===== flow/constraint.sdc =====
create_clock -name core_clock -period 3.48 [get_ports {clk}]
set_input_delay 0.6960 -clock core_clock [delete_from_list [all_inputs] [get_ports {clk}]]
set_output_delay 0.6960 -clock core_clock [all_outputs]
set_load 0.01 [all_outputs]

===== flow/run.sh =====
#!/bin/bash
# the make line also repeats each setting of config.mk as NAME=value (left out here)
make -C /OpenROAD-flow-scripts/flow DESIGN_CONFIG=/design/flow/config.mk WORK_HOME=/design/flow/orfs CLKGATE_MAP_FILE= finish

===== flow/design.v =====
module ALU(
    clk,
    rst_n,
    valid,
    ready,
    mode,
    in_A,
    in_B,
    out
);
    input         clk, rst_n;
    input         valid;
    input  [1:0]  mode;  
    output        ready;
    input  [31:0] in_A, in_B;
    output [63:0] out;
    parameter IDLE = 3'd0;
    parameter MUL  = 3'd1;
    parameter DIV  = 3'd2;
    parameter AND = 3'd3;
    parameter OR = 3'd4;
    parameter OUT  = 3'd5;
    reg  [ 2:0] state, state_nxt;
    reg  [ 4:0] counter, counter_nxt;
    reg  [63:0] shreg, shreg_nxt;
    reg  [31:0] alu_in, alu_in_nxt;
    reg  [32:0] alu_out;
    reg         ready;
    assign out = shreg;
    always @(*) begin
        if(state==OUT) ready = 1;
        else ready = 0;
    end
    always @(*) begin
        case(state)
            IDLE: begin
                if(!valid)                state_nxt = IDLE;
                else if(valid && mode==0) state_nxt = MUL;
                else if(valid && mode==1) state_nxt = DIV;
                else if(valid && mode==2) state_nxt = AND;
                else                      state_nxt = OR;
            end
            MUL : state_nxt = (counter==31) ? OUT : MUL;
            DIV : state_nxt = (counter==31) ? OUT : DIV;
            AND : state_nxt = OUT;
            OR  : state_nxt = OUT;
            OUT : state_nxt = IDLE;
            default : state_nxt = IDLE;
        endcase
    end
    always @(*) begin
        if(state==MUL && counter<31) begin
            counter_nxt = counter + 1;
        end
        else if(state==DIV && counter<31) begin
            counter_nxt = counter + 1;
        end
        else begin
            counter_nxt = 0;
        end
    end
    always @(*) begin
        case(state)
            IDLE: begin
                if (valid) begin
                    alu_in_nxt = in_B;
                end
                else begin
                    alu_in_nxt = 0;
                end
            end
            OUT : begin
                alu_in_nxt = 0;
            end
            default: begin
                alu_in_nxt = alu_in;
            end
        endcase
    end
    always @(*) begin
        case(state)
            IDLE: alu_out = 0;
            MUL : begin
                if(shreg[0]==1)
                    alu_out = alu_in + shreg[63:32];
                else
                    alu_out = shreg[63:32];
            end
            DIV : begin
                if(shreg[62:31]>=alu_in) begin
                    alu_out = shreg[62:31] - alu_in;
                end
                else begin 
                    alu_out = shreg[62:31];
                end
            end
            AND : alu_out = shreg[31:0] & alu_in;
            OR  : alu_out = shreg[31:0] | alu_in;
            OUT : alu_out = 0;
            default : alu_out = 0;
        endcase
    end
    always @(*) begin
        case(state)
            IDLE: begin
                if (valid) begin
                    shreg_nxt[31:0] = in_A;
                    shreg_nxt[63:32] = 32'b0;
                end
                else begin
                    shreg_nxt[31:0] = 0;
                    shreg_nxt[63:32] = 32'b0;
                end
            end
            MUL : begin
                shreg_nxt = {alu_out, shreg[31:1]};
            end
            DIV : begin
                shreg_nxt = {alu_out[31:0], shreg[30:0], (shreg[62:31]>=alu_in)};
            end
            AND : shreg_nxt = {31'b0, alu_out};
            OR  : shreg_nxt = {31'b0, alu_out};
            OUT :  
            shreg_nxt = shreg;
            default :  
            shreg_nxt = shreg;
        endcase
    end
    always @(posedge clk or negedge rst_n) begin
        if (!rst_n) begin
            state <= IDLE;
            counter <= 0;
            shreg <= 0;
            alu_in <= 0;
        end
        else begin
            state <= state_nxt;
            counter <= counter_nxt;
            shreg <= shreg_nxt;
            alu_in <= alu_in_nxt;
        end
    end
endmodule

===== flow/config.mk =====
export PLATFORM = sky130hd
export DESIGN_NAME = ALU
export DESIGN_NICKNAME = ALU
export VERILOG_FILES = /design/flow/design.v
export SDC_FILE = /design/flow/constraint.sdc
export NUM_CORES = 4
export LEC_CHECK = 0
export ABC_AREA = 1
export CAP_MARGIN = 40
export CORE_ASPECT_RATIO = 0.5
export CORE_MARGIN = 2
export CORE_UTILIZATION = 72
export CTS_CLUSTER_DIAMETER = 394
export CTS_CLUSTER_SIZE = 100
export SETUP_SLACK_MARGIN = 0.97
export SLEW_MARGIN = 20

==> Slide: Implementation Results, run 1 <==
Physical Implementation Snapshot

Yosys
  – Primary flip-flop cell chosen by synthesis mapping: sky130_fd_sc_hd__dfrtp_1
  – Largest area contributor in the netlist: sky130_fd_sc_hd__dfrtp_1
  – Fraction of synthesized cell area taken by the top area cell type: 0.234
  – Synth mux share: 0
  – Flip-flop and latch count after synthesis: 107
  – Cells after synthesis: 1828
  – Synthesized-area fraction occupied by xor and xnor cells: 0.0208
  – Post-Synthesis Cell Area: 0.0114 mm2
  – Top-count cell post-synth: sky130_fd_sc_hd__nand2_1
  – Count of warnings emitted by yosys: 1
  – Largest cells by area: sky130_fd_sc_hd__dfrtp_1 23%, sky130_fd_sc_hd__nand2_1 15%, sky130_fd_sc_hd__nand3_1 9.6%
  – Fraction of the mapped netlist area in adder cells: 0.0762
  – AND-OR/OR-AND Cells, Area Fraction: 0.178
  – Register share after synthesis: 0.236
  – Count of flip-flops with a built-in enable after synthesis: 0
  – Fraction of registers with async set or reset after synthesis: 1.00
  – Chip area estimate from yosys synthesis: 0.0114 mm2
  – Main logic family after synthesis: simple AND/OR/NAND/NOR gates
  – Basic Gates by Area: 0.364
  – Yosys cell count: 1828
  – Most common library cells after synthesis: 448 x sky130_fd_sc_hd__nand2_1, 276 x sky130_fd_sc_hd__inv_1, 218 x sky130_fd_sc_hd__nand3_1
  – Number of different library cells in the post-synthesis netlist: 50
  – Number of nets at floorplan: 1965
  – Mean post-synth cell area: 6.21 um2

Run status
  – Step where the flow halted: global routing
  – Run status: aborted with a tool error
  – First error in the log: [ERROR GRT-0232] Routing congestion too high. Check the congestion heatmap in the GUI.

Placement
  – HPWL reported at the end of detailed placement: 33500 um
  – IO Port Bufs: 133
  – Final estimated routing congestion in global placement: 1.20

Clocking
  – Clock tree root driver cell: sky130_fd_sc_hd__clkbuf_16
  – Inserted Clock Buffers: 9
  – Count of hold buffers inserted by post-cts repair: 0
  – Total number of H-tree levels: 3
  – Clock sink count: 107
  – Maximum number of buffers from clock root to sink: 2

Global routing
  – Residual overflow from global routing: 53
  – Total Routing Usage GR: 0.834

Die
  – Initial Utilization: 0.737
  – Core area: 0.0154 mm2
  – Die ar.: 0.0169 mm2
  – Vertical die size: 92.8 um
  – Top-Level Pins: 134
  – Width of the die: 182 um
  – Placement Rows: 32
[per-stage QoR]
stage / instance area (um2) / hold slack, ns / total power (uW) / setup WS (ns) / instances
global placement: 12800 / 0.441 / 11200 / 0.404 / 2125
floorplan: 11400 / 0.400 / 8610 / 1.19 / 1828
detailed placement: 12800 / 0.475 / 11600 / 0.366 / 2126
CTS: 14200 / 0.397 / 14100 / 0.958 / 2186
[layer usage]
layer,global-route usage,overflow
met5,0.486,0
met3,0.748,2
met2,0.952,26
met4,0.814,23
met1,0.832,2
[repair_timing]
item,CTS
pin swaps,17
endpoints found under the setup margin,64
buffers inserted,39
resized,134
gates cloned,5
==> run 2, diff against run 1 <==
CAP_MARGIN = 20   (was 40)
CORE_ASPECT_RATIO = not set   (was 0.5)
CORE_UTILIZATION = 68   (was 72)
CTS_CLUSTER_DIAMETER = 371   (was 394)
CTS_CLUSTER_SIZE = 15   (was 100)
SETUP_SLACK_MARGIN = not set   (was 0.97)
clock period = 4.14 ns   (was 3.48 ns; I/O delays follow)
==> run 2 against run 1 <==
Effect of this change: now clean on timing, DRC and antenna; area after synthesis stayed put; die size is 5.3% higher; synthesized cell count stayed put.
==> Slide: Implementation Results, run 2 <==
Flow Results at a Glance

Die
  – Width of the die: 133 um
  – Vertical die size: 133 um
  – Placement Rows: 47
  – Top-Level Pins: 134
  – Initial Utilization: 0.690
  – Core area: 0.0165 mm2
  – Die ar.: 0.0178 mm2

Min path
  – HP Start: counter[0]
  – End point of the worst hold path: counter[0]
  – Worst hold path cell count: 1
  – Path category of the worst min-delay check: flop to flop

Yosys
  – Fraction of synthesized cell area taken by the top area cell type: 0.234
  – Count of warnings emitted by yosys: 1
  – Basic Gates by Area: 0.364
  – Primary flip-flop cell chosen by synthesis mapping: sky130_fd_sc_hd__dfrtp_1
  – Chip area estimate from yosys synthesis: 0.0114 mm2
  – Fraction of the mapped netlist area in adder cells: 0.0762
  – Most common library cells after synthesis: 448 x sky130_fd_sc_hd__nand2_1, 276 x sky130_fd_sc_hd__inv_1, 218 x sky130_fd_sc_hd__nand3_1
  – Fraction of registers with async set or reset after synthesis: 1.00
  – Flip-flop and latch count after synthesis: 107
  – Post-Synthesis Cell Area: 0.0114 mm2
  – Largest cells by area: sky130_fd_sc_hd__dfrtp_1 23%, sky130_fd_sc_hd__nand2_1 15%, sky130_fd_sc_hd__nand3_1 9.6%
  – Mean post-synth cell area: 6.21 um2
  – Top-count cell post-synth: sky130_fd_sc_hd__nand2_1
  – Cells after synthesis: 1828
  – Synthesized-area fraction occupied by xor and xnor cells: 0.0208
  – Synth mux share: 0
  – Number of nets at floorplan: 1965
  – Yosys cell count: 1828
  – Largest area contributor in the netlist: sky130_fd_sc_hd__dfrtp_1
  – Main logic family after synthesis: simple AND/OR/NAND/NOR gates
  – Register share after synthesis: 0.236
  – Count of flip-flops with a built-in enable after synthesis: 0
  – Number of different library cells in the post-synthesis netlist: 50
  – AND-OR/OR-AND Cells, Area Fraction: 0.178

Setup path
  – Critical-path cell with the highest stage delay: sky130_fd_sc_hd__dfrtp_1
  – Reg2Reg Setup Slack: 0.84 ns
  – Reg-to-Reg End: shreg[38]
  – Worst Reg-to-Reg Cells: 18
  – CP Capture Point: shreg[38]
  – Endpoint arrival time on the critical path: 3.55 ns
  – CP Class: flop to flop
  – Maximum cell stage delay along the critical path: 0.43 ns
  – Cell depth of the worst setup path: 18
  – Cell breakdown of the critical path: inv_1 > ha_1 > nand2_2 > inv_1 > nand2_1 > nand2_1 > inv_2 > nand3_2 > nand2_1 > nand2_2 > nand2_2 > nand2_4 > inv_2 > nand2_1 > nand3_2 > nand3_2 > nand3_1 > nand3_1
  – CP most frequent cell: sky130_fd_sc_hd__nand2_1
  – Top delay family on crit path: simple AND/OR/NAND/NOR gates
  – Startpoint type of the worst setup path: flop
  – Required arrival time at the worst endpoint: 4.39 ns
  – Total buffers and inverters traversed by the critical path: 4
  – Crit path capture type: flop
  – Maximum fanout along the worst path: 40
  – Critical Path Start: alu_in[7]
  – Worst R2R Start: alu_in[7]

Drt
  – Remaining number of nets flagged by the antenna check after routing: 0
  – Detailed router's first-iteration violation count: 2308
  – Initial DRT Pass Iterations: 9
  – Post-detailed-route via-to-cell ratio: 6.54
  – Post-detailed-route DRC marker count: 0
  – Routed vias: 14100
  – Total wirelength of the detailed-routed design: 45200 um
  – Diodes inserted: 0
  – Wire length per cell after detailed routing: 21.0 um

Placement
  – Post-Place Cell Area: 0.0128 mm2
  – Final estimated routing congestion in global placement: 1.10
  – IO Port Bufs: 133
  – Number of cells in the design after placement: 2135
  – HPWL reported at the end of detailed placement: 33800 um

Pwr
  – Clock network power consumption: 878 uW
  – Sw frac: 0.582
  – Clock power share: 0.079
  – Leading power group: combinational cells
  – Combinational Power Share: 0.733
  – Reported leakage power: 0.00647 uW
  – Max VDD drop: 0.446 mV
  – Seq pwr share: 0.188
  – Internal portion of total power: 4650 uW
  – Net Sw Power: 6460 uW
  – Combinational power: 8150 uW
  – Power dissipated in sequential cells: 2090 uW
  – Total power per unit cell area: 851 mW/mm2

STA
  – Tmin final: 3.30 ns
  – Largest clock skew in the final design: 0.0107 ns
  – Final hold violations: 0
  – Highest clock frequency the design can meet: 303 MHz
  – Final setup TNS: 0 ns
  – RSZ-0062 raised after global routing: no
  – Fin crit share: 0.797
  – Relative max-transition margin: 0.371
  – Final count of negative-setup-slack endpoints: 0
  – Least-Margin Pin Slew: 0.944 ns
  – Count of final max-slew check failures: 0

Final layout
  – Layout Cells excl Fill: 2151
  – Summed area of non-filler cells in the final layout: 0.0131 mm2
  – NumNets Final: 2063
  – Synthesis-to-finish area growth: 15.0%

Clocking
  – CTS tree: yes
  – Buffers inserted by post-CTS timing repair: 0
  – Clock tree root driver cell: sky130_fd_sc_hd__clkbuf_16
  – Count of hold buffers inserted by post-cts repair: 0
  – Maximum number of buffers from clock root to sink: 2
  – Clk slew on worst S/H paths: 0.08 ns
  – Total number of H-tree levels: 3
  – Inserted Clock Buffers: 9
  – Clock sink count: 107
  – Count of instances resized after the clock tree is built: 0
  – Insertion delay of the later-clocked pin in the worst-skew pair: 0.37 ns

Global routing
  – Maximum number of pins on one net before global-route repair: 70
  – Residual overflow from global routing: 0
  – Antenna violations before repair: 0
  – Total Routing Usage GR: 0.500
  – Wire length of the first global-routing pass: 69000 um
  – Number of global-route vias before repair: 12900
  – Global-route track usage on met3: 0.199
  – Global routing's busiest layer: met2
  – Met2 track demand over resource: 0.718
  – Global routing usage on met1: 0.659

Job
  – Maximum Capacitance Violations: 0
  – Number of warnings in the stage logs: 28

Run status
  – Run status: complete, no violations
[run 2: final cells by class]
cell class                 instances  area, um2
clock buffer                      12        236
clock inverter                     4       33.8
tap                              220        275
sequential                       107       2680
fill                            1299       3400
multi-input combinational       1364       7260
inverter                         291       1090
timing repair buffer             153       1490
[run 2: metal layers]
layer  vias up  routed length (um)  part of all wire
met5         -                   0                 0
met4         0                2430             0.054
met3       261                7960              0.18
met2      1294               18300              0.41
met1      6274               16400              0.36
li1       6229                   -                 -
[run 2: through the flow]
| step | setup slack, ns | util | hold slack, ns | total power [uW] |
|---|---|---|---|---|
| 3_3_place_gp | 1.12 | 0.777 | 0.451 | 9530 |
| 5_1_grt | 0.748 | 0.793 | 0.488 | 11700 |
| 4_1_cts | 1.01 | 0.793 | 0.476 | 10700 |
| 2_1_floorplan | 1.85 | - | 0.428 | 7240 |
| 6_report | 0.840 | 0.793 | 0.478 | 11100 |
| 3_5_place_dp | 1.03 | 0.777 | 0.458 | 9730 |
==> run 3, diff against run 2 <==
ABC_AREA = not set   (was 1)
CELL_PAD_IN_SITES_DETAIL_PLACEMENT = 2   (was not set)
CORE_UTILIZATION = 49   (was 68)
CTS_CLUSTER_DIAMETER = not set   (was 371)
CTS_CLUSTER_SIZE = 81   (was 15)
MIN_ROUTING_LAYER = met2   (was not set)
SETUP_SLACK_MARGIN = -0.15   (was not set)
TNS_END_PERCENT = 40   (was not set)
clock period = 8.0 ns   (was 4.14 ns; I/O delays follow)
==> run 3 against run 2 <==
Effect of this change: the flow now stops in detailed placement; synthesized cell count down 31%; area after synthesis down 12%; die size up 21%.
==> Slide: Implementation Results, run 3 <==
Physical Implementation Snapshot

Run status
  – Run status: aborted with a tool error
  – Step where the flow halted: detailed placement
  – First error in the log: [ERROR DPL-0033] detailed placement checks failed during check placement.

Yosys
  – Largest cells by area: sky130_fd_sc_hd__dfrtp_1 27%, sky130_fd_sc_hd__ha_1 8.3%, sky130_fd_sc_hd__o21ai_0 6.2%
  – Register share after synthesis: 0.269
  – Flip-flop and latch count after synthesis: 107
  – Fraction of synthesized cell area taken by the top area cell type: 0.267
  – Chip area estimate from yosys synthesis: 0.00995 mm2
  – Fraction of the mapped netlist area in adder cells: 0.0880
  – Yosys cell count: 1267
  – AND-OR/OR-AND Cells, Area Fraction: 0.354
  – Largest area contributor in the netlist: sky130_fd_sc_hd__dfrtp_1
  – Count of flip-flops with a built-in enable after synthesis: 0
  – Top-count cell post-synth: sky130_fd_sc_hd__o21ai_0
  – Synth mux share: 0.0174
  – Synthesized-area fraction occupied by xor and xnor cells: 0.0431
  – Count of warnings emitted by yosys: 1
  – Post-Synthesis Cell Area: 0.00995 mm2
  – Mean post-synth cell area: 7.85 um2
  – Number of different library cells in the post-synthesis netlist: 85
  – Fraction of registers with async set or reset after synthesis: 1.00
  – Primary flip-flop cell chosen by synthesis mapping: sky130_fd_sc_hd__dfrtp_1
  – Most common library cells after synthesis: 124 x sky130_fd_sc_hd__o21ai_0, 122 x sky130_fd_sc_hd__nand2_1, 106 x sky130_fd_sc_hd__dfrtp_1
  – Basic Gates by Area: 0.173
  – Cells after synthesis: 1267
  – Main logic family after synthesis: AND-OR/OR-AND gates
  – Number of nets at floorplan: 1404

Die
  – Placement Rows: 52
  – Initial Utilization: 0.495
  – Die ar.: 0.0215 mm2
  – Top-Level Pins: 134
  – Core area: 0.0201 mm2
  – Vertical die size: 147 um
  – Width of the die: 147 um

Placement
  – IO Port Bufs: 133
  – Final estimated routing congestion in global placement: 1.04
run 3: metrics by stage:
step              std cells  instance area [um2]
global placement       1612                11400
floorplan              1267                 9950
==> run 4, diff against run 3 <==
CELL_PAD_IN_SITES_DETAIL_PLACEMENT = not set   (was 2)
CORE_UTILIZATION = 70   (was 49)
CTS_CLUSTER_SIZE = 96   (was 81)
MIN_ROUTING_LAYER = not set   (was met2)
SETUP_SLACK_MARGIN = not set   (was -0.15)
TNS_END_PERCENT = not set   (was 40)
clock period = 4.13 ns   (was 8.0 ns; I/O delays follow)
==> run 4 against run 3 <==
Effect of this change: the run now finishes clean; area after synthesis stayed put; die size fell by 29%; synthesized cell count stayed put.
==> Slide: Implementation Results, run 4 <==
Flow Results at a Glance

Run status
  – Run status: complete, no violations

Pwr
  – Seq pwr share: 0.203
  – Combinational power: 7750 uW
  – Net Sw Power: 5760 uW
  – Reported leakage power: 0.00501 uW
  – Clock network power consumption: 906 uW
  – Sw frac: 0.530
  – Leading power group: combinational cells
  – Total power per unit cell area: 924 mW/mm2
  – Clock power share: 0.083
  – Internal portion of total power: 5110 uW
  – Max VDD drop: 0.524 mV
  – Combinational Power Share: 0.713
  – Power dissipated in sequential cells: 2210 uW

Yosys
  – Largest cells by area: sky130_fd_sc_hd__dfrtp_1 27%, sky130_fd_sc_hd__ha_1 8.3%, sky130_fd_sc_hd__o21ai_0 6.2%
  – Chip area estimate from yosys synthesis: 0.00995 mm2
  – Fraction of synthesized cell area taken by the top area cell type: 0.267
  – Number of nets at floorplan: 1404
  – Top-count cell post-synth: sky130_fd_sc_hd__o21ai_0
  – Flip-flop and latch count after synthesis: 107
  – Basic Gates by Area: 0.173
  – Post-Synthesis Cell Area: 0.00995 mm2
  – Count of warnings emitted by yosys: 1
  – Fraction of the mapped netlist area in adder cells: 0.0880
  – Cells after synthesis: 1267
  – Main logic family after synthesis: AND-OR/OR-AND gates
  – Register share after synthesis: 0.269
  – Fraction of registers with async set or reset after synthesis: 1.00
  – Synth mux share: 0.0174
  – Synthesized-area fraction occupied by xor and xnor cells: 0.0431
  – Mean post-synth cell area: 7.85 um2
  – AND-OR/OR-AND Cells, Area Fraction: 0.354
  – Count of flip-flops with a built-in enable after synthesis: 0
  – Number of different library cells in the post-synthesis netlist: 85
  – Largest area contributor in the netlist: sky130_fd_sc_hd__dfrtp_1
  – Primary flip-flop cell chosen by synthesis mapping: sky130_fd_sc_hd__dfrtp_1
  – Yosys cell count: 1267
  – Most common library cells after synthesis: 124 x sky130_fd_sc_hd__o21ai_0, 122 x sky130_fd_sc_hd__nand2_1, 106 x sky130_fd_sc_hd__dfrtp_1

Drt
  – Post-detailed-route DRC marker count: 0
  – Wire length per cell after detailed routing: 23.7 um
  – Detailed router's first-iteration violation count: 2130
  – Routed vias: 11700
  – Remaining number of nets flagged by the antenna check after routing: 0
  – Post-detailed-route via-to-cell ratio: 7.53
  – Total wirelength of the detailed-routed design: 36900 um
  – Initial DRT Pass Iterations: 8

Setup path
  – Worst R2R Start: alu_in[24]
  – CP most frequent cell: sky130_fd_sc_hd__o21ai_2
  – Cell breakdown of the critical path: inv_1 > ha_1 > a21oi_1 > o21ai_0 > a221oi_2 > o21ai_2 > or2_4 > o21ai_2 > buf_4 > nor2_1 > a211oi_1 > a2111oi_0 > a221o_1
  – Reg2Reg Setup Slack: 0.35 ns
  – Cell depth of the worst setup path: 13
  – Crit path capture type: flop
  – Reg-to-Reg End: shreg[47]
  – Critical-path cell with the highest stage delay: sky130_fd_sc_hd__dfrtp_1
  – CP Capture Point: shreg[47]
  – Worst Reg-to-Reg Cells: 13
  – Critical Path Start: alu_in[24]
  – Total buffers and inverters traversed by the critical path: 2
  – Required arrival time at the worst endpoint: 4.39 ns
  – Top delay family on crit path: AND-OR/OR-AND gates
  – Maximum cell stage delay along the critical path: 0.46 ns
  – Endpoint arrival time on the critical path: 4.04 ns
  – Maximum fanout along the worst path: 9
  – Startpoint type of the worst setup path: flop
  – CP Class: flop to flop

Die
  – Placement Rows: 43
  – Width of the die: 123 um
  – Initial Utilization: 0.717
  – Vertical die size: 123 um
  – Core area: 0.0139 mm2
  – Top-Level Pins: 134
  – Die ar.: 0.0152 mm2

Clocking
  – Count of instances resized after the clock tree is built: 0
  – CTS tree: yes
  – Total number of H-tree levels: 3
  – Clk slew on worst S/H paths: 0.09 ns
  – Maximum number of buffers from clock root to sink: 2
  – Inserted Clock Buffers: 9
  – Count of hold buffers inserted by post-cts repair: 0
  – Clock tree root driver cell: sky130_fd_sc_hd__clkbuf_16
  – Insertion delay of the later-clocked pin in the worst-skew pair: 0.38 ns
  – Buffers inserted by post-CTS timing repair: 0
  – Clock sink count: 107

Placement
  – Pre-CTS worst setup slack: 0.460 ns
  – Post-Place Cell Area: 0.0115 mm2
  – Final estimated routing congestion in global placement: 1.12
  – IO Port Bufs: 133
  – HPWL reported at the end of detailed placement: 26000 um

Global routing
  – Number of global-route vias before repair: 11100
  – Antenna violations before repair: 1
  – Maximum number of pins on one net before global-route repair: 49
  – Residual overflow from global routing: 0
  – Total Routing Usage GR: 0.490
  – Wire length of the first global-routing pass: 57100 um

STA
  – Largest clock skew in the final design: 0.0139 ns
  – Worst hold-check slack: 0.445 ns
  – Least-Margin Pin Slew: 0.995 ns
  – Final setup TNS: 0 ns
  – Relative max-transition margin: 0.336
  – RSZ-0062 raised after global routing: no
  – Final hold violations: 0
  – Fin crit share: 0.915
  – Count of final max-slew check failures: 0
  – Min setup slack post-route: 0.350 ns
  – Final count of negative-setup-slack endpoints: 0
  – Tmin final: 3.78 ns
  – Highest clock frequency the design can meet: 265 MHz

Job
  – Number of warnings in the stage logs: 29
  – Maximum Capacitance Violations: 0

Final layout
  – Share of the core filled with cells: 0.848
  – Synthesis-to-finish area growth: 18.3%
  – NumNets Final: 1506
  – Summed area of non-filler cells in the final layout: 0.0118 mm2

Min path
  – Path category of the worst min-delay check: input pin to async pin
[run 4: through the flow]
stage	std cells	power (uW)
after floorplan	1267	7280
after detailed placement	1538	9530
after global routing	1555	11500
after CTS	1554	10500
final	1555	10900
after global placement	1538	9310
[run 4: layer usage]
metal | GRT usage | wire length, um | vias to the layer above
li1 | - | - | 5011
met2 | 0.719 | 15600 | 1059
met5 | 0 | 0 | -
met1 | 0.610 | 12800 | 5339
met3 | 0.185 | 5800 | 295
met4 | 0.300 | 2640 | 0
[run 4: cell type report]
type | count | area [um2]
Clock buffer | 9 | 225
Tap cell | 180 | 225
Fill cell | 900 | 2110
Antenna cell | 1 | 2.50
Multi-Input combinational cell | 1022 | 6730
Clock inverter | 7 | 80.1
Timing Repair Buffer | 166 | 1590
Inverter | 63 | 236
Sequential cell | 107 | 2680
==> run 5, diff against run 4 <==
CORE_UTILIZATION = 72   (was 70)
CTS_CLUSTER_DIAMETER = 178   (was not set)
CTS_CLUSTER_SIZE = 98   (was 96)
TNS_END_PERCENT = 10   (was not set)
clock period = 6.13 ns   (was 4.13 ns; I/O delays follow)
==> run 5 against run 4 <==
Effect of this change: sequential power shrank 31%; maximum frequency shrank 7.7%; sequential share of layout area grew 0.29 points; cell count shrank 1.6%; total power shrank 32%; area after synthesis is the same; clock power shrank 31%; clock skew is essentially flat; utilization grew 2.3 points; critical path depth is the same; largest power group unchanged.
==> Slide: Implementation Results, run 5 <==
Flow Results at a Glance

Global routing
  – Number of global-route vias before repair: 11100
  – Wire length of the first global-routing pass: 58900 um
  – Antenna violations before repair: 0
  – Maximum number of pins on one net before global-route repair: 87
  – Total Routing Usage GR: 0.513
  – Residual overflow from global routing: 0

Clocking
  – Total number of H-tree levels: 3
  – CTS tree: yes
  – Count of instances resized after the clock tree is built: 0
  – Count of hold buffers inserted by post-cts repair: 0
  – Clk slew on worst S/H paths: 0.09 ns
  – Clock tree root driver cell: sky130_fd_sc_hd__clkbuf_16
  – Inserted Clock Buffers: 9
  – Insertion delay of the later-clocked pin in the worst-skew pair: 0.38 ns
  – Buffers inserted by post-CTS timing repair: 0
  – Clock sink count: 107
  – Maximum number of buffers from clock root to sink: 2

Setup path
  – Cell depth of the worst setup path: 13
  – Top delay family on crit path: AND-OR/OR-AND gates
  – CP most frequent cell: sky130_fd_sc_hd__a31oi_1
  – Cell breakdown of the critical path: inv_1 > ha_1 > nand3_1 > o21bai_1 > a31oi_2 > o211ai_1 > a21oi_2 > o21ai_2 > buf_4 > a31oi_1 > o21ai_1 > nand2_1 > a31oi_1
  – Reg2Reg Setup Slack: 2.03 ns
  – Required arrival time at the worst endpoint: 6.42 ns
  – Worst R2R Start: alu_in[2]
  – Startpoint type of the worst setup path: flop
  – CP Capture Point: shreg[26]
  – Maximum cell stage delay along the critical path: 0.68 ns
  – Total buffers and inverters traversed by the critical path: 2
  – Crit path capture type: flop
  – Endpoint arrival time on the critical path: 4.39 ns
  – Worst Reg-to-Reg Cells: 13
  – CP Class: flop to flop
  – Reg-to-Reg End: shreg[26]
  – Maximum fanout along the worst path: 13
  – Critical Path Start: alu_in[2]
  – Critical-path cell with the highest stage delay: sky130_fd_sc_hd__o21ai_2

Drt
  – Initial DRT Pass Iterations: 14
  – Diodes inserted: 0
  – Wire length per cell after detailed routing: 24.8 um
  – Remaining number of nets flagged by the antenna check after routing: 0
  – Post-detailed-route DRC marker count: 0
  – Detailed router's first-iteration violation count: 2407
  – Total wirelength of the detailed-routed design: 38000 um
  – Post-detailed-route via-to-cell ratio: 7.78
  – Routed vias: 11900

Final layout
  – Filler Cell Count: 752
  – Synthesis-to-finish area growth: 16.8%
  – Comb. cell area: 0.00674 mm2
  – Summed area of non-filler cells in the final layout: 0.0116 mm2
  – NumNets Final: 1486
  – Storage cell area: 0.00268 mm2

Pwr
  – Clock network power consumption: 625 uW
  – Combinational power: 5250 uW
  – Total power per unit cell area: 636 mW/mm2
  – Seq pwr share: 0.205
  – Internal portion of total power: 3400 uW
  – Clock power share: 0.085
  – Reported leakage power: 0.00491 uW
  – Max VDD drop: 0.364 mV
  – Power dissipated in sequential cells: 1520 uW
  – Net Sw Power: 3990 uW
  – Leading power group: combinational cells
  – Combinational Power Share: 0.710
  – Sw frac: 0.540

Run status
  – Run status: complete, no violations

Yosys
  – Register share after synthesis: 0.269
  – Fraction of the mapped netlist area in adder cells: 0.0880
  – Top-count cell post-synth: sky130_fd_sc_hd__o21ai_0
  – Fraction of synthesized cell area taken by the top area cell type: 0.267
  – Synth mux share: 0.0174
  – Flip-flop and latch count after synthesis: 107
  – Main logic family after synthesis: AND-OR/OR-AND gates
  – Yosys cell count: 1267
  – Count of flip-flops with a built-in enable after synthesis: 0
  – Synthesized-area fraction occupied by xor and xnor cells: 0.0431
  – Post-Synthesis Cell Area: 0.00995 mm2
  – Cells after synthesis: 1267
  – Fraction of registers with async set or reset after synthesis: 1.00
  – AND-OR/OR-AND Cells, Area Fraction: 0.354
  – Number of nets at floorplan: 1404
  – Primary flip-flop cell chosen by synthesis mapping: sky130_fd_sc_hd__dfrtp_1
  – Largest area contributor in the netlist: sky130_fd_sc_hd__dfrtp_1
  – Largest cells by area: sky130_fd_sc_hd__dfrtp_1 27%, sky130_fd_sc_hd__ha_1 8.3%, sky130_fd_sc_hd__o21ai_0 6.2%
  – Count of warnings emitted by yosys: 1
  – Number of different library cells in the post-synthesis netlist: 85
  – Basic Gates by Area: 0.173
  – Chip area estimate from yosys synthesis: 0.00995 mm2
  – Mean post-synth cell area: 7.85 um2
  – Most common library cells after synthesis: 124 x sky130_fd_sc_hd__o21ai_0, 122 x sky130_fd_sc_hd__nand2_1, 106 x sky130_fd_sc_hd__dfrtp_1

Die
  – Core area: 0.0133 mm2
  – Vertical die size: 122 um
  – Width of the die: 122 um
  – Initial Utilization: 0.746
  – Placement Rows: 42
  – Top-Level Pins: 134
  – Die ar.: 0.0148 mm2

Min path
  – Worst hold path cell count: 1
  – HP Start: counter[0]
  – Path category of the worst min-delay check: flop to flop
  – End point of the worst hold path: counter[0]

STA
  – Least-Margin Pin Slew: 1.12 ns
  – Largest clock skew in the final design: 0.0139 ns
  – Highest clock frequency the design can meet: 244 MHz
  – Relative max-transition margin: 0.249
  – Fin crit share: 0.669
  – Final hold violations: 0
  – Final setup TNS: 0 ns
  – RSZ-0062 raised after global routing: no
  – Final count of negative-setup-slack endpoints: 0
  – Tmin final: 4.10 ns
  – Count of final max-slew check failures: 0

Placement
  – Post-Place Cell Area: 0.0113 mm2
  – HPWL reported at the end of detailed placement: 25500 um
  – IO Port Bufs: 133
  – Final estimated routing congestion in global placement: 1.09

Job
  – Maximum Capacitance Violations: 0
  – Number of warnings in the stage logs: 28
-- run 5: through the flow --
step | util | cells | hold slack [ns] | setup WS [ns] | power (uW)
floorplan | - | 1267 | 0.433 | 2.99 | 4900
global placement | 0.847 | 1514 | 0.449 | 2.45 | 6270
detailed placement | 0.847 | 1514 | 0.502 | 2.29 | 6420
CTS | 0.871 | 1530 | 0.513 | 2.25 | 7100
global route | 0.871 | 1530 | 0.516 | 1.93 | 7750
finish | 0.871 | 1530 | 0.502 | 2.03 | 7390
-- run 5: metal layers --
metal / wire, um / up-vias / GRT usage
met4: 2490 / 0 / 0.262
met1: 13000 / 5332 / 0.655
met3: 6560 / 330 / 0.186
met5: 0 / - / 0
li1: - / 4959 / -
met2: 16000 / 1277 / 0.769
-- run 5: final cells by class --
cell class                      instances  area share
Clock buffer                            9      0.0194
Clock inverter                          7     0.00775
Inverter                               63      0.0203
Multi-Input combinational cell       1022       0.580
Sequential cell                       107       0.231
Tap cell                              176      0.0189
Timing Repair Buffer                  146       0.123
==> run 6, diff against run 5 <==
ABC_AREA = 1   (was not set)
CORE_UTILIZATION = 65   (was 72)
CTS_CLUSTER_DIAMETER = 375   (was 178)
CTS_CLUSTER_SIZE = 99   (was 98)
PLACE_DENSITY = 0.4   (was not set)
clock period = 2.32 ns   (was 6.13 ns; I/O delays follow)
==> run 6 against run 5 <==
Effect of this change: the flow now stops in global routing; area after synthesis rose by 14%; synthesized cell count rose by 44%; die size rose by 26%.
==> Slide: Implementation Results, run 6 <==
Physical Implementation Snapshot

Yosys
  – Flip-flop and latch count after synthesis: 107
  – Count of warnings emitted by yosys: 1
  – Most common library cells after synthesis: 448 x sky130_fd_sc_hd__nand2_1, 276 x sky130_fd_sc_hd__inv_1, 218 x sky130_fd_sc_hd__nand3_1
  – Chip area estimate from yosys synthesis: 0.0114 mm2
  – Fraction of synthesized cell area taken by the top area cell type: 0.234
  – Cells after synthesis: 1828
  – AND-OR/OR-AND Cells, Area Fraction: 0.178
  – Largest area contributor in the netlist: sky130_fd_sc_hd__dfrtp_1
  – Number of different library cells in the post-synthesis netlist: 50
  – Synth mux share: 0
  – Synthesized-area fraction occupied by xor and xnor cells: 0.0208
  – Fraction of registers with async set or reset after synthesis: 1.00
  – Top-count cell post-synth: sky130_fd_sc_hd__nand2_1
  – Basic Gates by Area: 0.364
  – Yosys cell count: 1828
  – Post-Synthesis Cell Area: 0.0114 mm2
  – Register share after synthesis: 0.236
  – Main logic family after synthesis: simple AND/OR/NAND/NOR gates
  – Primary flip-flop cell chosen by synthesis mapping: sky130_fd_sc_hd__dfrtp_1
  – Fraction of the mapped netlist area in adder cells: 0.0762
  – Mean post-synth cell area: 6.21 um2
  – Largest cells by area: sky130_fd_sc_hd__dfrtp_1 23%, sky130_fd_sc_hd__nand2_1 15%, sky130_fd_sc_hd__nand3_1 9.6%
  – Number of nets at floorplan: 1965
  – Count of flip-flops with a built-in enable after synthesis: 0

Die
  – Width of the die: 136 um
  – Top-Level Pins: 134
  – Vertical die size: 136 um
  – Placement Rows: 48
  – Die ar.: 0.0185 mm2
  – Initial Utilization: 0.661
  – Core area: 0.0172 mm2

Clocking
  – Total number of H-tree levels: 3
  – Maximum number of buffers from clock root to sink: 2
  – Clock tree root driver cell: sky130_fd_sc_hd__clkbuf_16
  – Clock sink count: 107
  – Inserted Clock Buffers: 9

Global routing
  – Total Routing Usage GR: 0.857
  – Residual overflow from global routing: 82

Placement
  – HPWL reported at the end of detailed placement: 37700 um
  – Number of cells in the design after placement: 2434
  – IO Port Bufs: 133
  – Final estimated routing congestion in global placement: 1.18

Run status
  – Step where the flow halted: global routing
  – Run status: aborted with a tool error
  – First error in the log: [ERROR GRT-0116] Global routing finished with congestion. Check the congestion regions in the DRC Viewer.
==> run 6: routing by layer <==
layer	track usage	GRT overflow
met5	0.603	0
met3	0.792	4
met4	0.846	37
met2	0.961	40
met1	0.837	1
==> run 6: what timing repair did <==
action / in CTS
resized: 181
pin swaps: 44
gates cloned: 1
endpoints found under the setup margin: 64
hold buffers: 0
buffers inserted: 29
==> run 6: stage by stage <==
stage	util	setup TNS [ns]	worst slack (ns)	hold WS (ns)	area, um2
after CTS	0.961	-6.14	-0.187	0.0851	16500
after detailed placement	0.876	-16.67	-0.339	0.473	15000
after global placement	0.876	-11.60	-0.277	0.461	15000
after floorplan	-	0	0.0314	0.168	11400
==> run 7, diff against run 6 <==
ABC_AREA = not set   (was 1)
CELL_PAD_IN_SITES_DETAIL_PLACEMENT = 2   (was not set)
CELL_PAD_IN_SITES_GLOBAL_PLACEMENT = 3   (was not set)
CORE_MARGIN = 10   (was 2)
CORE_UTILIZATION = 18   (was 65)
CTS_CLUSTER_DIAMETER = not set   (was 375)
CTS_CLUSTER_SIZE = 62   (was 99)
MIN_ROUTING_LAYER = met2   (was not set)
PLACE_DENSITY = not set   (was 0.4)
PLACE_DENSITY_LB_ADDON = 0.01   (was not set)
SETUP_SLACK_MARGIN = 0.61   (was not set)
TNS_END_PERCENT = not set   (was 10)
clock period = 2.36 ns   (was 2.32 ns; I/O delays follow)
==> run 7 against run 6 <==
Effect of this change: the layout now fails its checks (negative setup slack); synthesized cell count shrank 31%; die size rose to 3.5 times the previous value; area after synthesis is 12% lower.
==> Slide: Implementation Results, run 7 <==
Flow Results at a Glance

Yosys
  – Number of nets at floorplan: 1404
  – AND-OR/OR-AND Cells, Area Fraction: 0.354
  – Cells after synthesis: 1267
  – Most common library cells after synthesis: 124 x sky130_fd_sc_hd__o21ai_0, 122 x sky130_fd_sc_hd__nand2_1, 106 x sky130_fd_sc_hd__dfrtp_1
  – Fraction of synthesized cell area taken by the top area cell type: 0.267
  – Basic Gates by Area: 0.173
  – Primary flip-flop cell chosen by synthesis mapping: sky130_fd_sc_hd__dfrtp_1
  – Mean post-synth cell area: 7.85 um2
  – Largest area contributor in the netlist: sky130_fd_sc_hd__dfrtp_1
  – Chip area estimate from yosys synthesis: 0.00995 mm2
  – Count of flip-flops with a built-in enable after synthesis: 0
  – Post-Synthesis Cell Area: 0.00995 mm2
  – Yosys cell count: 1267
  – Synth mux share: 0.0174
  – Count of warnings emitted by yosys: 1
  – Fraction of registers with async set or reset after synthesis: 1.00
  – Largest cells by area: sky130_fd_sc_hd__dfrtp_1 27%, sky130_fd_sc_hd__ha_1 8.3%, sky130_fd_sc_hd__o21ai_0 6.2%
  – Top-count cell post-synth: sky130_fd_sc_hd__o21ai_0
  – Synthesized-area fraction occupied by xor and xnor cells: 0.0431
  – Flip-flop and latch count after synthesis: 107
  – Number of different library cells in the post-synthesis netlist: 85
  – Register share after synthesis: 0.269
  – Main logic family after synthesis: AND-OR/OR-AND gates
  – Fraction of the mapped netlist area in adder cells: 0.0880

Die
  – Die ar.: 0.0651 mm2
  – Initial Utilization: 0.181
  – Width of the die: 255 um
  – Vertical die size: 255 um
  – Placement Rows: 86
  – Top-Level Pins: 134
  – Core area: 0.0549 mm2

Setup path
  – Critical Path Start: shreg[32]
  – Cell breakdown of the critical path: buf_6 > ha_4 > inv_2 > fa_2 > nor2b_2 > o31ai_2 > buf_4 > a211oi_2 > buf_4 > a31oi_1 > a31oi_1 > buf_4 > o31a_1 > a311o_1 > nand4_1 > o31ai_2 > a211o_1
  – Endpoint arrival time on the critical path: 3.59 ns
  – Total buffers and inverters traversed by the critical path: 5
  – Worst Reg-to-Reg Cells: 17
  – Crit path capture type: flop
  – Cell depth of the worst setup path: 17
  – Critical-path cell with the highest stage delay: sky130_fd_sc_hd__dfrtp_2
  – Startpoint type of the worst setup path: flop
  – Maximum cell stage delay along the critical path: 0.44 ns
  – Reg2Reg Setup Slack: -0.93 ns
  – Top delay family on crit path: AND-OR/OR-AND gates
  – Reg-to-Reg End: shreg[63]
  – CP most frequent cell: sky130_fd_sc_hd__buf_4
  – CP Capture Point: shreg[63]
  – CP Class: flop to flop
  – Required arrival time at the worst endpoint: 2.66 ns
  – Maximum fanout along the worst path: 3
  – Worst R2R Start: shreg[32]

Job
  – Maximum Capacitance Violations: 0
  – Number of warnings in the stage logs: 29

Pwr
  – Power dissipated in sequential cells: 3530 uW
  – Clock network power consumption: 1900 uW
  – Combinational power: 28200 uW
  – Power consumption: 33600 uW
  – Total power per unit cell area: 1880 mW/mm2
  – Net Sw Power: 16400 uW
  – Seq pwr share: 0.105
  – Leading power group: combinational cells
  – Max VDD drop: 0.566 mV
  – Reported leakage power: 0.00755 uW
  – Combinational Power Share: 0.838
  – Internal portion of total power: 17300 uW
  – Clock power share: 0.057
  – Sw frac: 0.487

STA
  – RSZ-0062 raised after global routing: yes
  – Worst hold-check slack: 0.118 ns
  – Min setup slack post-route: -0.929 ns
  – Final count of negative-setup-slack endpoints: 64
  – Tmin final: 3.29 ns
  – Relative max-transition margin: 0.482
  – Highest clock frequency the design can meet: 304 MHz
  – Largest clock skew in the final design: 0.0212 ns
  – Least-Margin Pin Slew: 0.777 ns
  – Fin crit share: 1.39
  – Final hold violations: 0
  – Count of final max-slew check failures: 0

Final layout
  – Summed area of non-filler cells in the final layout: 0.0179 mm2
  – Share of the core filled with cells: 0.326
  – Filler Cell Count: 6099
  – Synthesis-to-finish area growth: 79.8%
  – Comb. cell area: 0.00852 mm2
  – Storage cell area: 0.00274 mm2
  – NumNets Final: 1914

Global routing
  – Total Routing Usage GR: 0.312
  – Number of global-route vias before repair: 21100
  – Wire length of the first global-routing pass: 97500 um
  – Antenna violations before repair: 0
  – Maximum number of pins on one net before global-route repair: 55
  – Residual overflow from global routing: 0

Run status
  – Layout check failures: negative setup slack
  – Run status: complete, but fails checks

Placement
  – Pre-CTS worst setup slack: -1.28 ns
  – IO Port Bufs: 133
  – Final estimated routing congestion in global placement: 0.920
  – HPWL reported at the end of detailed placement: 49900 um
  – Post-Place Cell Area: 0.0151 mm2

Drt
  – Initial DRT Pass Iterations: 6
  – Detailed router's first-iteration violation count: 1707
  – Routed vias: 17300
  – Detail Route met3 WL: 28700 um
  – Remaining number of nets flagged by the antenna check after routing: 0
  – Highest metal layer with signal wires: met5
  – Met2 routed wirelength: 35100 um
  – Routed length on met1: 0 um
  – Total wirelength of the detailed-routed design: 66900 um
  – Wire length per cell after detailed routing: 26.8 um
  – Post-detailed-route via-to-cell ratio: 6.96
  – Post-detailed-route DRC marker count: 0

Clocking
  – Clk slew on worst S/H paths: 0.10 ns
  – Clock sink count: 107
  – Insertion delay of the later-clocked pin in the worst-skew pair: 0.42 ns
  – Inserted Clock Buffers: 9
  – Total number of H-tree levels: 3
  – Clock tree root driver cell: sky130_fd_sc_hd__clkbuf_16
  – Maximum number of buffers from clock root to sink: 2
  – CTS tree: yes

Min path
  – Path category of the worst min-delay check: input pin to async pin
==> run 7: final cells by class <==
type,count,share of cell area
clock buffer,12,0.0132
inverter,63,0.0132
sequential,107,0.153
tap,704,0.0492
multi-input combinational,1022,0.476
antenna,5,0.000699
timing repair buffer,574,0.290
clock inverter,4,0.00427
==> run 7: repair_timing <==
item | 4_1_cts | 5_1_grt
hold buffers | 0 | 0
setup endpoints to repair | 129 | 94
resized | 388 | 172
setup buffers | 59 | 26
pin swaps | 75 | 68
gates cloned | 1 | 0
==> run 7: per-layer routing <==
metal  up-vias  global-route usage
met5         -              0.0902
met2      5381               0.363
met1      5917                   -
met4        16              0.0405
met3       249               0.437
li1       5769                   -
==> run 7: per-stage QoR <==
step | cells | TNS [ns]
finish | 2491 | -47.70
detailed placement | 2384 | -56.55
global placement | 2384 | -54.08
floorplan | 1267 | -27.11
CTS | 2460 | -47.12
global route | 2486 | -58.04
==> run 8, diff against run 7 <==
CELL_PAD_IN_SITES_DETAIL_PLACEMENT = not set   (was 2)
CELL_PAD_IN_SITES_GLOBAL_PLACEMENT = not set   (was 3)
CORE_MARGIN = 2   (was 10)
CORE_UTILIZATION = 40   (was 18)
CTS_CLUSTER_SIZE = not set   (was 62)
MIN_ROUTING_LAYER = not set   (was met2)
PLACE_DENSITY_LB_ADDON = not set   (was 0.01)
SETUP_SLACK_MARGIN = not set   (was 0.61)
clock period = 2.64 ns   (was 2.36 ns; I/O delays follow)
==> run 8 against run 7 <==
Effect of this change: still fails the layout checks on negative setup slack; maximum frequency grew 3.5%; critical endpoint is now shreg[42]; largest power group unchanged; sequential cell count is the same; highest routed layer is now met4; die size shrank 60%; count of clock-buffer cells in the layout shrank 3.
==> Slide: Implementation Results, run 8 <==
Flow Results at a Glance

Yosys
  – Basic Gates by Area: 0.173
  – Fraction of synthesized cell area taken by the top area cell type: 0.267
  – Largest cells by area: sky130_fd_sc_hd__dfrtp_1 27%, sky130_fd_sc_hd__ha_1 8.3%, sky130_fd_sc_hd__o21ai_0 6.2%
  – Synth mux share: 0.0174
  – Primary flip-flop cell chosen by synthesis mapping: sky130_fd_sc_hd__dfrtp_1
  – Post-Synthesis Cell Area: 0.00995 mm2
  – Register share after synthesis: 0.269
  – AND-OR/OR-AND Cells, Area Fraction: 0.354
  – Yosys cell count: 1267
  – Main logic family after synthesis: AND-OR/OR-AND gates
  – Largest area contributor in the netlist: sky130_fd_sc_hd__dfrtp_1
  – Synthesized-area fraction occupied by xor and xnor cells: 0.0431
  – Count of flip-flops with a built-in enable after synthesis: 0
  – Fraction of registers with async set or reset after synthesis: 1.00
  – Cells after synthesis: 1267
  – Chip area estimate from yosys synthesis: 0.00995 mm2
  – Mean post-synth cell area: 7.85 um2
  – Number of nets at floorplan: 1404
  – Fraction of the mapped netlist area in adder cells: 0.0880
  – Top-count cell post-synth: sky130_fd_sc_hd__o21ai_0
  – Most common library cells after synthesis: 124 x sky130_fd_sc_hd__o21ai_0, 122 x sky130_fd_sc_hd__nand2_1, 106 x sky130_fd_sc_hd__dfrtp_1
  – Flip-flop and latch count after synthesis: 107
  – Number of different library cells in the post-synthesis netlist: 85
  – Count of warnings emitted by yosys: 1

Drt
  – Detailed router's first-iteration violation count: 1441
  – Post-detailed-route DRC marker count: 0
  – Total wirelength of the detailed-routed design: 44900 um
  – Remaining number of nets flagged by the antenna check after routing: 0
  – Initial DRT Pass Iterations: 9
  – Post-detailed-route via-to-cell ratio: 6.04
  – Routed vias: 12200
  – Wire length per cell after detailed routing: 22.3 um
  – Diodes inserted: 0

Clocking
  – Total number of H-tree levels: 3
  – Inserted Clock Buffers: 9
  – Insertion delay of the later-clocked pin in the worst-skew pair: 0.38 ns
  – Clk slew on worst S/H paths: 0.08 ns
  – Clock sink count: 107
  – Count of hold buffers inserted by post-cts repair: 0
  – Clock tree root driver cell: sky130_fd_sc_hd__clkbuf_16
  – CTS tree: yes
  – Maximum number of buffers from clock root to sink: 2

Min path
  – Path category of the worst min-delay check: input pin to async pin

Pwr
  – Net Sw Power: 11600 uW
  – Internal portion of total power: 12900 uW
  – Clock power share: 0.057
  – Combinational Power Share: 0.819
  – Combinational power: 20100 uW
  – Reported leakage power: 0.00677 uW
  – Clock network power consumption: 1400 uW
  – Seq pwr share: 0.123
  – Total power per unit cell area: 1570 mW/mm2
  – Power dissipated in sequential cells: 3020 uW
  – Leading power group: combinational cells
  – Sw frac: 0.475
  – Max VDD drop: 0.695 mV

Setup path
  – Endpoint arrival time on the critical path: 3.44 ns
  – Required arrival time at the worst endpoint: 2.90 ns
  – Worst R2R Start: shreg[50]
  – Maximum fanout along the worst path: 5
  – Startpoint type of the worst setup path: flop
  – Reg2Reg Setup Slack: -0.54 ns
  – Cell breakdown of the critical path: ha_4 > and3_4 > nand2_4 > or4_4 > o21ai_4 > or2_4 > buf_6 > o21a_4 > mux2_4 > a211o_1 > o211ai_1 > nand2_1
  – Cell depth of the worst setup path: 12
  – Top delay family on crit path: simple AND/OR/NAND/NOR gates
  – Total buffers and inverters traversed by the critical path: 1
  – Critical Path Start: shreg[50]
  – CP Capture Point: shreg[42]
  – Reg-to-Reg End: shreg[42]
  – Crit path capture type: flop
  – Maximum cell stage delay along the critical path: 0.56 ns
  – Critical-path cell with the highest stage delay: sky130_fd_sc_hd__or4_4
  – Worst Reg-to-Reg Cells: 12
  – CP Class: flop to flop

Placement
  – IO Port Bufs: 133
  – HPWL reported at the end of detailed placement: 32600 um
  – Post-Place Cell Area: 0.0140 mm2
  – Final estimated routing congestion in global placement: 0.944
  – Number of cells in the design after placement: 1952

Die
  – Vertical die size: 162 um
  – Width of the die: 162 um
  – Die ar.: 0.0262 mm2
  – Initial Utilization: 0.408
  – Core area: 0.0244 mm2
  – Placement Rows: 57
  – Top-Level Pins: 134

Final layout
  – NumNets Final: 1826
  – Synthesis-to-finish area growth: 56.4%
  – Layout Cells excl Fill: 2018
  – Summed area of non-filler cells in the final layout: 0.0156 mm2
  – Filler Cell Count: 2156

STA
  – Final hold violations: 0
  – RSZ-0062 raised after global routing: yes
  – Tmin final: 3.18 ns
  – Min setup slack post-route: -0.537 ns
  – Relative max-transition margin: 0.374
  – Least-Margin Pin Slew: 0.938 ns
  – Final count of negative-setup-slack endpoints: 64
  – Count of final max-slew check failures: 0
  – Largest clock skew in the final design: 0.0106 ns
  – Fin crit share: 1.20
  – Highest clock frequency the design can meet: 315 MHz
  – Final setup TNS: -26.29 ns

Global routing
  – Maximum number of pins on one net before global-route repair: 87
  – Wire length of the first global-routing pass: 68500 um
  – Residual overflow from global routing: 0
  – Total Routing Usage GR: 0.339
  – Number of global-route vias before repair: 12000
  – Antenna violations before repair: 0

Job
  – Number of warnings in the stage logs: 29
  – Maximum Capacitance Violations: 0

Run status
  – Run status: complete, but fails checks
  – Layout check failures: negative setup slack
-- run 8: area by class of cell --
cell class	instances	area, um2	area share
repair buffers	483	4140	0.266
inverters	63	236	0.0152
clock buffers	9	225	0.0145
flip-flops and latches	107	2690	0.173
clock inverters	7	58.8	0.00378
multi-input cells	1025	7810	0.502
well taps	324	405	0.0260
-- run 8: per-stage QoR --
stage	setup WS (ns)	util	power (uW)	hold WS [ns]
6_report	-0.537	0.638	24500	0.168
5_1_grt	-0.637	0.638	26000	0.212
4_1_cts	-0.495	0.620	23000	0.175
3_5_place_dp	-0.757	0.574	19500	0.449
3_3_place_gp	-0.679	0.574	19400	0.449
2_1_floorplan	-0.338	-	12100	0.232
-- run 8: metal layers --
metal	up-vias	routed length, um	GRT usage
met3	110	3000	0.0406
met2	558	21100	0.562
met1	5885	19100	0.454
met4	0	1700	0.134
li1	5642	-	-
met5	-	0	0
-- run 8: what timing repair did --
action                                  4_1_cts  5_1_grt
setup buffers                                36       13
endpoints found under the setup margin       64       64
cloned                                        3        0
gates resized                               128       73
pin swaps                                    69       53
==> run 9, diff against run 8 <==
CELL_PAD_IN_SITES_DETAIL_PLACEMENT = 0   (was not set)
CELL_PAD_IN_SITES_GLOBAL_PLACEMENT = 0   (was not set)
CORE_UTILIZATION = 69   (was 40)
CTS_CLUSTER_DIAMETER = 39   (was not set)
CTS_CLUSTER_SIZE = 37   (was not set)
SETUP_SLACK_MARGIN = -0.18   (was not set)
clock period = 3.07 ns   (was 2.64 ns; I/O delays follow)
==> run 9 against run 8 <==
Effect of this change: area after synthesis unchanged; the run now fails in global routing; synthesized cell count unchanged; die size down 41%.
==> Slide: Implementation Results, run 9 <==
Physical Implementation Snapshot

Placement
  – Number of cells in the design after placement: 1693
  – IO Port Bufs: 133
  – Final estimated routing congestion in global placement: 1.07
  – HPWL reported at the end of detailed placement: 31000 um

Die
  – Top-Level Pins: 134
  – Placement Rows: 43
  – Die ar.: 0.0154 mm2
  – Vertical die size: 124 um
  – Initial Utilization: 0.711
  – Core area: 0.0140 mm2
  – Width of the die: 124 um

Yosys
  – Register share after synthesis: 0.269
  – Main logic family after synthesis: AND-OR/OR-AND gates
  – Synthesized-area fraction occupied by xor and xnor cells: 0.0431
  – Cells after synthesis: 1267
  – Largest cells by area: sky130_fd_sc_hd__dfrtp_1 27%, sky130_fd_sc_hd__ha_1 8.3%, sky130_fd_sc_hd__o21ai_0 6.2%
  – Basic Gates by Area: 0.173
  – Post-Synthesis Cell Area: 0.00995 mm2
  – Count of warnings emitted by yosys: 1
  – Chip area estimate from yosys synthesis: 0.00995 mm2
  – Count of flip-flops with a built-in enable after synthesis: 0
  – Number of nets at floorplan: 1404
  – Most common library cells after synthesis: 124 x sky130_fd_sc_hd__o21ai_0, 122 x sky130_fd_sc_hd__nand2_1, 106 x sky130_fd_sc_hd__dfrtp_1
  – Number of different library cells in the post-synthesis netlist: 85
  – Flip-flop and latch count after synthesis: 107
  – Primary flip-flop cell chosen by synthesis mapping: sky130_fd_sc_hd__dfrtp_1
  – Largest area contributor in the netlist: sky130_fd_sc_hd__dfrtp_1
  – Fraction of the mapped netlist area in adder cells: 0.0880
  – Fraction of registers with async set or reset after synthesis: 1.00
  – Fraction of synthesized cell area taken by the top area cell type: 0.267
  – AND-OR/OR-AND Cells, Area Fraction: 0.354
  – Top-count cell post-synth: sky130_fd_sc_hd__o21ai_0
  – Yosys cell count: 1267
  – Mean post-synth cell area: 7.85 um2
  – Synth mux share: 0.0174

Run status
  – Run status: aborted with a tool error
  – First error in the log: [ERROR DPL-0038] Utilization greater than 100%, impossible to legalize
  – Step where the flow halted: global routing

Clocking
  – Maximum number of buffers from clock root to sink: 2
  – Total number of H-tree levels: 3
  – Clock tree root driver cell: sky130_fd_sc_hd__clkbuf_16
  – Clock sink count: 107
  – Inserted Clock Buffers: 9
[run 9: stage by stage]
| stage | TNS, ns | instance area, um2 | utilization | setup slack, ns | total power (uW) |
|---|---|---|---|---|---|
| 2_1_floorplan | -0.125 | 9950 | - | -0.0690 | 9790 |
| 3_3_place_gp | -0.259 | 12700 | 0.905 | -0.0835 | 14400 |
| 3_5_place_dp | -3.04 | 12700 | 0.905 | -0.262 | 15000 |
| 4_1_cts | -4.59 | 13100 | 0.940 | -0.180 | 17000 |
[run 9: repair_timing]
item	CTS
buffers inserted	6
resized	20
pin swaps	7
hold buffers	0
setup endpoints to repair	17
cloned	1
==> run 10, diff against run 9 <==
CELL_PAD_IN_SITES_GLOBAL_PLACEMENT = 1   (was 0)
CORE_UTILIZATION = 49   (was 69)
CTS_CLUSTER_DIAMETER = 335   (was 39)
CTS_CLUSTER_SIZE = 98   (was 37)
GPL_TIMING_DRIVEN = 0   (was not set)
HOLD_SLACK_MARGIN = -0.06   (was not set)
SETUP_SLACK_MARGIN = 0.1   (was -0.18)
TNS_END_PERCENT = 5   (was not set)
clock period = 2.36 ns   (was 3.07 ns; I/O delays follow)
==> run 10 against run 9 <==
Effect of this change: the layout now fails its checks (negative setup slack); synthesized cell count did not move; area after synthesis did not move; die size grew 39%.
==> Slide: Implementation Results, run 10 <==
Flow Results at a Glance

Run status
  – Run status: complete, but fails checks
  – Layout check failures: negative setup slack

Yosys
  – Primary flip-flop cell chosen by synthesis mapping: sky130_fd_sc_hd__dfrtp_1
  – Number of different library cells in the post-synthesis netlist: 85
  – Cells after synthesis: 1267
  – Fraction of the mapped netlist area in adder cells: 0.0880
  – Chip area estimate from yosys synthesis: 0.00995 mm2
  – Synth mux share: 0.0174
  – Largest cells by area: sky130_fd_sc_hd__dfrtp_1 27%, sky130_fd_sc_hd__ha_1 8.3%, sky130_fd_sc_hd__o21ai_0 6.2%
  – Fraction of synthesized cell area taken by the top area cell type: 0.267
  – Number of nets at floorplan: 1404
  – AND-OR/OR-AND Cells, Area Fraction: 0.354
  – Fraction of registers with async set or reset after synthesis: 1.00
  – Register share after synthesis: 0.269
  – Most common library cells after synthesis: 124 x sky130_fd_sc_hd__o21ai_0, 122 x sky130_fd_sc_hd__nand2_1, 106 x sky130_fd_sc_hd__dfrtp_1
  – Yosys cell count: 1267
  – Count of warnings emitted by yosys: 1
  – Synthesized-area fraction occupied by xor and xnor cells: 0.0431
  – Largest area contributor in the netlist: sky130_fd_sc_hd__dfrtp_1
  – Top-count cell post-synth: sky130_fd_sc_hd__o21ai_0
  – Count of flip-flops with a built-in enable after synthesis: 0
  – Basic Gates by Area: 0.173
  – Flip-flop and latch count after synthesis: 107
  – Post-Synthesis Cell Area: 0.00995 mm2
  – Mean post-synth cell area: 7.85 um2
  – Main logic family after synthesis: AND-OR/OR-AND gates

Drt
  – Post-detailed-route DRC marker count: 0
  – Total wirelength of the detailed-routed design: 46500 um
  – Initial DRT Pass Iterations: 14
  – Detailed router's first-iteration violation count: 1711
  – Remaining number of nets flagged by the antenna check after routing: 0
  – Diodes inserted: 0
  – Routed vias: 12000
  – Post-detailed-route via-to-cell ratio: 6.84
  – Wire length per cell after detailed routing: 26.5 um

STA
  – Least-Margin Pin Slew: 1.16 ns
  – Min setup slack post-route: -0.975 ns
  – Relative max-transition margin: 0.229
  – Final hold violations: 0
  – RSZ-0062 raised after global routing: yes
  – Count of final max-slew check failures: 0
  – Tmin final: 3.33 ns
  – Highest clock frequency the design can meet: 300 MHz
  – Final count of negative-setup-slack endpoints: 64
  – Largest clock skew in the final design: 0.0119 ns
  – Fin crit share: 1.41

Global routing
  – Number of global-route vias before repair: 11400
  – Antenna violations before repair: 0
  – Wire length of the first global-routing pass: 69300 um
  – Residual overflow from global routing: 0
  – Maximum number of pins on one net before global-route repair: 57
  – Total Routing Usage GR: 0.426

Clocking
  – Maximum number of buffers from clock root to sink: 2
  – Insertion delay of the later-clocked pin in the worst-skew pair: 0.38 ns
  – Inserted Clock Buffers: 9
  – Clock sink count: 107
  – Clk slew on worst S/H paths: 0.09 ns
  – Total number of H-tree levels: 3
  – CTS tree: yes
  – Clock tree root driver cell: sky130_fd_sc_hd__clkbuf_16
  – Count of hold buffers inserted by post-cts repair: 0

Pwr
  – Combinational Power Share: 0.757
  – Net Sw Power: 12400 uW
  – Internal portion of total power: 11300 uW
  – Reported leakage power: 0.00547 uW
  – Power dissipated in sequential cells: 4070 uW
  – Seq pwr share: 0.171
  – Sw frac: 0.524
  – Clock network power consumption: 1720 uW
  – Combinational power: 18000 uW
  – Total power per unit cell area: 1750 mW/mm2
  – Max VDD drop: 0.694 mV
  – Leading power group: combinational cells
  – Clock power share: 0.072

Setup path
  – Maximum fanout along the worst path: 10
  – Top delay family on crit path: simple AND/OR/NAND/NOR gates
  – Cell breakdown of the critical path: clkbuf_1 > nor2_4 > nand2_1 > nor3_2 > clkbuf_1 > clkbuf_2 > nor2_1 > a211o_1
  – Worst R2R Start: state[5]
  – CP most frequent cell: sky130_fd_sc_hd__clkbuf_1
  – Reg-to-Reg End: shreg[1]
  – Critical Path Start: state[5]
  – Maximum cell stage delay along the critical path: 0.51 ns
  – Startpoint type of the worst setup path: flop
  – Critical-path cell with the highest stage delay: sky130_fd_sc_hd__nor3_2
  – Total buffers and inverters traversed by the critical path: 3
  – CP Capture Point: shreg[1]
  – CP Class: flop to flop
  – Required arrival time at the worst endpoint: 2.63 ns
  – Cell depth of the worst setup path: 8
  – Worst Reg-to-Reg Cells: 8
  – Reg2Reg Setup Slack: -0.97 ns
  – Endpoint arrival time on the critical path: 3.61 ns
  – Crit path capture type: flop

Min path
  – Path category of the worst min-delay check: input pin to async pin

Die
  – Initial Utilization: 0.495
  – Vertical die size: 147 um
  – Placement Rows: 52
  – Top-Level Pins: 134
  – Core area: 0.0201 mm2
  – Width of the die: 147 um
  – Die ar.: 0.0215 mm2

Final layout
  – Comb. cell area: 0.00763 mm2
  – Storage cell area: 0.00273 mm2
  – NumNets Final: 1617
  – Filler Cell Count: 1716
  – Summed area of non-filler cells in the final layout: 0.0136 mm2
  – Synthesis-to-finish area growth: 36.5%
  – Share of the core filled with cells: 0.676

Placement
  – Pre-CTS worst setup slack: -1.76 ns
  – Final estimated routing congestion in global placement: 1.01
  – IO Port Bufs: 133
  – HPWL reported at the end of detailed placement: 33000 um
  – Post-Place Cell Area: 0.0118 mm2

Job
  – Number of warnings in the stage logs: 31
  – Maximum Capacitance Violations: 0
run 10: timing repair:
action,CTS,global route
resized,205,44
buffers inserted,57,10
setup endpoints to repair,95,84
pin swaps,55,37
cloned,1,0
run 10: metal layers:
layer | GRT usage | share of wire | vias up
met5 | 0 | 0.00080 | -
li1 | - | - | 5240
met2 | 0.639 | 0.43 | 953
met1 | 0.560 | 0.38 | 5591
met4 | 0.220 | 0.060 | 2
met3 | 0.122 | 0.13 | 219
run 10: layout make-up:
type,count,share of cell area
Timing Repair Buffer,202,0.140
Buffer,75,0.0306
Tap cell,270,0.0249
Inverter,63,0.0174
Multi-Input combinational cell,1022,0.562
Sequential cell,107,0.201
Clock buffer,9,0.0166
Clock inverter,7,0.00755
run 10: stage by stage:
stage	total power (uW)	hold WS, ns	cells	TNS [ns]
3_5_place_dp	17900	0.461	1671	-107.14
2_1_floorplan	13100	0.176	1267	-29.07
5_1_grt	25000	0.0857	1755	-56.83
6_report	23800	0.0378	1755	-53.54
4_1_cts	22600	0.0682	1745	-45.94
3_3_place_gp	17800	0.454	1670	-486.99
Power and IR drop assume default switching activity.
